## top
module top(
    clk,
    rst_n,
    ifm0,
    ifm1,
    ifm2,
    ifm0_en,
    ifm1_en,
    ifm2_en,
    w0,
    w1,
    w2,
    w0_en,
    w1_en,
    w2_en,
    obf0_rd_en,
    obf1_rd_en,
    obf2_rd_en,
    obf0_empty,
    obf1_empty,
    obf2_empty,
    obf0_full,
    obf1_full,
    obf2_full,
    obf0_err,
    obf1_err,
    obf2_err,
    obf0_out,
    obf1_out,
    obf2_out
);
Size in the first run: ~6100 cells after synthesis, about 1000 flip-flops, ~120 I/O pins, roughly 63000 um2 of cells after synthesis.
Settings: LEC_CHECK=0, ABC_AREA=0, CAP_MARGIN=20, CELL_PAD_IN_SITES_DETAIL_PLACEMENT=0, CORE_MARGIN=2, CORE_UTILIZATION=72, CTS_CLUSTER_SIZE=69, HOLD_SLACK_MARGIN=0.07, PLACE_DENSITY=0.79, SETUP_SLACK_MARGIN=-0.19, SLEW_MARGIN=20, TNS_END_PERCENT=100; clock period 3.6 ns.
run.sh (not shown) runs the stock make flow with config.mk's settings and CLKGATE_MAP_FILE=.
The starting point ran to the end with violations: negative setup slack.
Edit:
- ABC_AREA: 0 -> not set
- CELL_PAD_IN_SITES_DETAIL_PLACEMENT: 0 -> not set
- CORE_UTILIZATION: 72 -> 30
- CTS_CLUSTER_SIZE: 69 -> not set
- HOLD_SLACK_MARGIN: 0.07 -> not set
- PLACE_DENSITY: 0.79 -> 0.6
- SETUP_SLACK_MARGIN: -0.19 -> not set
- TNS_END_PERCENT: 100 -> not set
- clock period: 3.6 -> 5.75 ns (I/O delays scaled with it)
What happened: This time the run produced a clean layout. Maximum frequency stays flat. First-iteration DRC count is lower by 40%. Wire length decreases by 14%. Combinational power is lower by 65%.
Edit:
- ABC_AREA: not set -> 0
- CELL_PAD_IN_SITES_DETAIL_PLACEMENT: not set -> 0
- CORE_UTILIZATION: 30 -> 72
- CTS_CLUSTER_DIAMETER: not set -> 29
- CTS_CLUSTER_SIZE: not set -> 69
- HOLD_SLACK_MARGIN: not set -> 0.07
- PLACE_DENSITY: 0.6 -> 0.79
- SETUP_SLACK_MARGIN: not set -> 0.88
- TNS_END_PERCENT: not set -> 20
- clock period: 5.75 -> 3.41 ns (I/O delays scaled with it)
Now the flow stopped in global routing (5_1_grt) (GRT-0232).
Synthesized cell count is unchanged.
Area after synthesis does not change.
Die area goes down by well over a third.
Edit:
- CAP_MARGIN: 20 -> 10
- CTS_CLUSTER_DIAMETER: 29 -> not set
- PLACE_DENSITY: 0.79 -> not set
- SETUP_SLACK_MARGIN: 0.88 -> 0.26
- TNS_END_PERCENT: 20 -> 90
- clock period: 3.41 -> 4.08 ns (I/O delays scaled with it)
=> The changed run reached the layout checks and failed them: negative setup slack; synthesized area stays the same; die area is unchanged; synthesized cell count does not change.
Edit:
- ABC_AREA: 0 -> 1
- CAP_MARGIN: 10 -> 20
- CELL_PAD_IN_SITES_DETAIL_PLACEMENT: 0 -> not set
- CORE_UTILIZATION: 72 -> 47
- CTS_CLUSTER_SIZE: 69 -> not set
- HOLD_SLACK_MARGIN: 0.07 -> not set
- MAX_ROUTING_LAYER: not set -> met4
- PLACE_DENSITY: not set -> 0.6
- SETUP_SLACK_MARGIN: 0.26 -> not set
- TNS_END_PERCENT: 90 -> 80
- clock period: 4.08 -> 5.0 ns (I/O delays scaled with it)
Result:
- This time the run completed without violations
- cell area is lower by a few percent
- setup slack is better by 1.0 ns
- final cell count grows by a quarter to a third
- wire length fell slightly
- sequential share of layout area goes up by 0.87 points
Edit:
- CELL_PAD_IN_SITES_DETAIL_PLACEMENT: not set -> 0
- CORE_UTILIZATION: 47 -> 57
- CTS_CLUSTER_SIZE: not set -> 69
- HOLD_SLACK_MARGIN: not set -> 0.07
- MAX_ROUTING_LAYER: met4 -> not set
- PLACE_DENSITY: 0.6 -> not set
- SETUP_SLACK_MARGIN: not set -> 0.26
- TNS_END_PERCENT: 80 -> 20
- clock period: 5.0 -> 2.88 ns (I/O delays scaled with it)
=>
- Now the flow completed, yet does not pass: negative setup slack
- synthesized cell count stays the same
- total power increases by well over a third
- hold slack gets better by 0.18 ns
- via count increases by a few percent
- maximum frequency increases by roughly a tenth
- clock-buffer cell count decreases by 3
- routed wire length barely changes


## run C
top again, from the RTL that the note above started with.
==> flow/config.mk <==
export PLATFORM = sky130hd
export DESIGN_NAME = top
export DESIGN_NICKNAME = top
export VERILOG_FILES = /design/flow/design.v
export SDC_FILE = /design/flow/constraint.sdc
export NUM_CORES = 4
export LEC_CHECK = 0
export CAP_MARGIN = 20
export CORE_MARGIN = 2
export CORE_UTILIZATION = 72
export PLACE_DENSITY_LB_ADDON = 0.01
export SLEW_MARGIN = 20
export TNS_END_PERCENT = 85
==> flow/constraint.sdc <==
create_clock -name core_clock -period 4.01 [get_ports {clk}]
set_input_delay 0.8020 -clock core_clock [delete_from_list [all_inputs] [get_ports {clk}]]
set_output_delay 0.8020 -clock core_clock [all_outputs]
set_load 0.01 [all_outputs]
Nothing crashed in run C and all stages finished; the problem is that the final layout failed, the offending checks being negative setup slack.
Inputs modified between run C and run E:
Settings: TNS_END_PERCENT changed from 85 to 90; GPL_ROUTABILITY_DRIVEN newly set to 0; PLACE_DENSITY newly set to 0.72; CORE_UTILIZATION changed from 72 to 63; SLEW_MARGIN changed from 20 to 30; CTS_CLUSTER_SIZE newly set to 38; PLACE_DENSITY_LB_ADDON removed (was 0.01); HOLD_SLACK_MARGIN newly set to 0.23; MIN_ROUTING_LAYER newly set to met2; CELL_PAD_IN_SITES_GLOBAL_PLACEMENT newly set to 3; the clock period (ns, I/O delays scaled along) changed from 4.01 to 5.0.
[summary]
- Run E got as far as global placement without I/O, where a tool error ended the run.
- From run C to run E, synthesized flop and latch total did not move at all.
- [compare] base=run C new=run E: area of the core region saw an increase, share of cell area taken by muxes after synthesis saw little to no change, starting density of the core saw a decrease, site row count saw an increase, horizontal extent of the die saw an increase.
- Area enclosed by the die boundary is higher on run E
- On area reported by Yosys stat, run E tracks run C almost exactly.
Power is estimated from default activity; no workload was simulated.
